== v50 ==
==> flow/design.v (excerpt) <==
module DMAC #(
    parameter AXI_ID_WD   = 2,
    parameter AXI_DATA_WD = 32,
    parameter AXI_ADDR_WD = 32,
    parameter AXI_STRB_WD = 4
)(
    input                      AXI_ACLK,
    input                      AXI_ARESETN,    
    input                      cmd_valid,
    input  [AXI_ADDR_WD-1 : 0] cmd_addr,
    input  [AXI_ID_WD-1   : 0] cmd_id,
    input  [1 : 0]             cmd_burst,
    input  [2 : 0]             cmd_size,
    input  [AXI_ADDR_WD-1 : 0] cmd_len,
    output                     cmd_ready,
    output                     cmd_abort,
    output [AXI_ADDR_WD-1 : 0] AXI_AWADDR,
    output [AXI_ID_WD-1   : 0] AXI_AWID,
    output [1 : 0]             AXI_AWBURST,
    output [2 : 0]             AXI_AWSIZE,
    output [7 : 0]             AXI_AWLEN,
    output                     AXI_AWVALID,
    input                      AXI_AWREADY,
    output [AXI_DATA_WD-1 : 0] AXI_WDATA,
    output [AXI_STRB_WD-1 : 0] AXI_WSTRB,
    output                     AXI_WLAST,
    output                     AXI_WVALID,
    input                      AXI_WREADY,
    input  [AXI_ID_WD-1   : 0] AXI_BID,
    input  [1 : 0]             AXI_BRESP,
    input                      AXI_BVALID,
    output                     AXI_BREADY,
    output [AXI_ADDR_WD-1 : 0] AXI_ARADDR,
    output [AXI_ID_WD-1   : 0] AXI_ARID,
    output [1 : 0]             AXI_ARBURST,
    output [2 : 0]             AXI_ARSIZE,
    output [7 : 0]             AXI_ARLEN,
    output                     AXI_ARVALID,
    input                      AXI_ARREADY,
    input  [AXI_DATA_WD-1 : 0] AXI_RDATA,
    input                      AXI_RLAST,
    input  [AXI_ID_WD-1   : 0] AXI_RID,
    input  [1 : 0]             AXI_RRESP,
    input                      AXI_RVALID,
    output                     AXI_RREADY
);
Size in the first run: ~1900 cells after synthesis, roughly 340 flip-flops, about 18000 sq um of cells after synthesis.
clock: 2.94 ns
lec_check: 0
cap_margin: 20
core_margin: 2
core_utilization: 67
cts_cluster_diameter: 357
cts_cluster_size: 15
setup_slack_margin: -0.3
slew_margin: 20
tns_end_percent: 5
run.sh (not shown) runs the stock make flow with config.mk's settings and CLKGATE_MAP_FILE=.
v50: flow complete, layout not clean; failing: setup timing
### v50 -> v34
# v50
export LEC_CHECK = 0
export CAP_MARGIN = 20
export CORE_MARGIN = 2
export CORE_UTILIZATION = 67
export CTS_CLUSTER_DIAMETER = 357
export CTS_CLUSTER_SIZE = 15
export SETUP_SLACK_MARGIN = -0.3
export SLEW_MARGIN = 20
export TNS_END_PERCENT = 5
create_clock -name core_clock -period 2.94 [get_ports {AXI_ACLK}]
# v34
export LEC_CHECK = 0
export CAP_MARGIN = 20
export CELL_PAD_IN_SITES_DETAIL_PLACEMENT = 1
export CORE_MARGIN = 2
export CORE_UTILIZATION = 32
export SLEW_MARGIN = 20
create_clock -name core_clock -period 6.5 [get_ports {AXI_ACLK}]
### Flow results
- v34 closes out successfully: all stages finished, all timing, DRC and antenna checks passed.
- v34 vs v50: final cell count up by a little under 10%
- Count of cells resized by post-cts repair, v50 and v34, higher one = v50.
- Total die size went up by more than 100% going from v50 to v34.
Edits applied to the flow inputs when going from v34 to v11:
# v34
export LEC_CHECK = 0
export CAP_MARGIN = 20
export CELL_PAD_IN_SITES_DETAIL_PLACEMENT = 1
export CORE_MARGIN = 2
export CORE_UTILIZATION = 32
export SLEW_MARGIN = 20
create_clock -name core_clock -period 6.5 [get_ports {AXI_ACLK}]
# v11
export LEC_CHECK = 0
export ABC_AREA = 1
export CAP_MARGIN = 20
export CELL_PAD_IN_SITES_DETAIL_PLACEMENT = 0
export CELL_PAD_IN_SITES_GLOBAL_PLACEMENT = 1
export CORE_MARGIN = 2
export CORE_UTILIZATION = 32
export HOLD_SLACK_MARGIN = 0.14
export MIN_ROUTING_LAYER = met2
export PLACE_DENSITY_LB_ADDON = 0.19
export SLEW_MARGIN = 5
create_clock -name core_clock -period 6.5 [get_ports {AXI_ACLK}]
==> results <==
For the global routing usage summed across all routing layers, v11 came in 13 points higher than v34 did.
In the flow results for v11 and v34, the global-route wire length before repair is larger on v11.
Taking v34 as the reference, in v11 maximum frequency increased 0.052 GHz, final clock period utilization by the worst path decreased 16 points.
Going from v34 to v11, total of clock buffers placed in the layout shrank by more than 10%.
Per the comparison of v11 with v34, area of the core region +6600 sq um; detailed-routing wirelength on met1 -100%; reported sequential group power +about 1%; highest cell delay on the worst timing path -0.42 ns.
Min normalized max-slew margin across v11 and v34: v11
Power: v11 draws more than v34
The inputs of v1 differ from those of v11 as listed below.
# v11
export LEC_CHECK = 0
export ABC_AREA = 1
export CAP_MARGIN = 20
export CELL_PAD_IN_SITES_DETAIL_PLACEMENT = 0
export CELL_PAD_IN_SITES_GLOBAL_PLACEMENT = 1
export CORE_MARGIN = 2
export CORE_UTILIZATION = 32
export HOLD_SLACK_MARGIN = 0.14
export MIN_ROUTING_LAYER = met2
export PLACE_DENSITY_LB_ADDON = 0.19
export SLEW_MARGIN = 5
create_clock -name core_clock -period 6.5 [get_ports {AXI_ACLK}]
# v1
export LEC_CHECK = 0
export CAP_MARGIN = 20
export CORE_MARGIN = 2
export CORE_UTILIZATION = 68
export CTS_CLUSTER_SIZE = 37
export SLEW_MARGIN = 20
create_clock -name core_clock -period 2.63 [get_ports {AXI_ACLK}]
Notes after the runs:
Seen in the log of v1: DPL-0038 during 5_1_grt, after which the run never completed. Compare v11 and v1 | parity-gate share of the synthesized area counting xor and xnor cells higher: v1. Lower area fraction in compound gates after synthesis among v11 and v1: v1. v1 ends up with a synthesized cell count that is 866 lower than in v11. Chip area line of the yosys report (v11 / v1): 1.11. From v11 to v1 the numbers moved as follows: simple-gate portion of the synthesized area down 8.9 points, height of the chip down 88 um, mux cell area share after synthesis up 5.0 points, worst setup slack after placement down 3.02 ns.
diff inputs: v1 => v54
# v1
export LEC_CHECK = 0
export CAP_MARGIN = 20
export CORE_MARGIN = 2
export CORE_UTILIZATION = 68
export CTS_CLUSTER_SIZE = 37
export SLEW_MARGIN = 20
create_clock -name core_clock -period 2.63 [get_ports {AXI_ACLK}]
# v54
export LEC_CHECK = 0
export CAP_MARGIN = 20
export CORE_MARGIN = 2
export CORE_UTILIZATION = 40
export SLEW_MARGIN = 20
create_clock -name core_clock -period 4.73 [get_ports {AXI_ACLK}]
[summary]
The post-cts repair resize count in v54 was lower than what v1 gave. In v54 relative to v1, area of the core region had gone up by more than half. The full die area number comes out lower for v1 vs v54. Post-placement cell area: v54 and v1 compared, lower one is v54. [compare] base=v1 new=v54: area after synthesis held steady, die span in x rose by about 30%, y dimension of the die climbed 30%. Across v54 and v1, a clean result was obtained everywhere but in v1. FAIL v1 @ 5_1_grt: tool exited with error. Register bit count reported by yosys of v54 is on par with v1. v54 -> v1: total cell area reported by yosys after synthesis delta 0, exact match.
Input-level comparison between v28 and v54:
# v54
export LEC_CHECK = 0
export CAP_MARGIN = 20
export CORE_MARGIN = 2
export CORE_UTILIZATION = 40
export SLEW_MARGIN = 20
create_clock -name core_clock -period 4.73 [get_ports {AXI_ACLK}]
# v28
export LEC_CHECK = 0
export CAP_MARGIN = 20
export CORE_MARGIN = 2
export CORE_UTILIZATION = 40
export SLEW_MARGIN = 20
create_clock -name core_clock -period 3.97 [get_ports {AXI_ACLK}]
Notes after the runs:
Compared with v54, v28 shows first-pass GRT wire length that has gone down slightly.
Worst hold slack after final layout: v54 vs v28 — no meaningful difference
Post-layout minimum cycle time: v54 and v28 compared, higher one is v54
axi_master_write.wr_max_burst[1] as the worst setup path endpoint was reported by v54, and axi_master_read.rd_max_burst[4] by v28.
Power figures rest on the tool's default switching activity, not on a simulated workload.
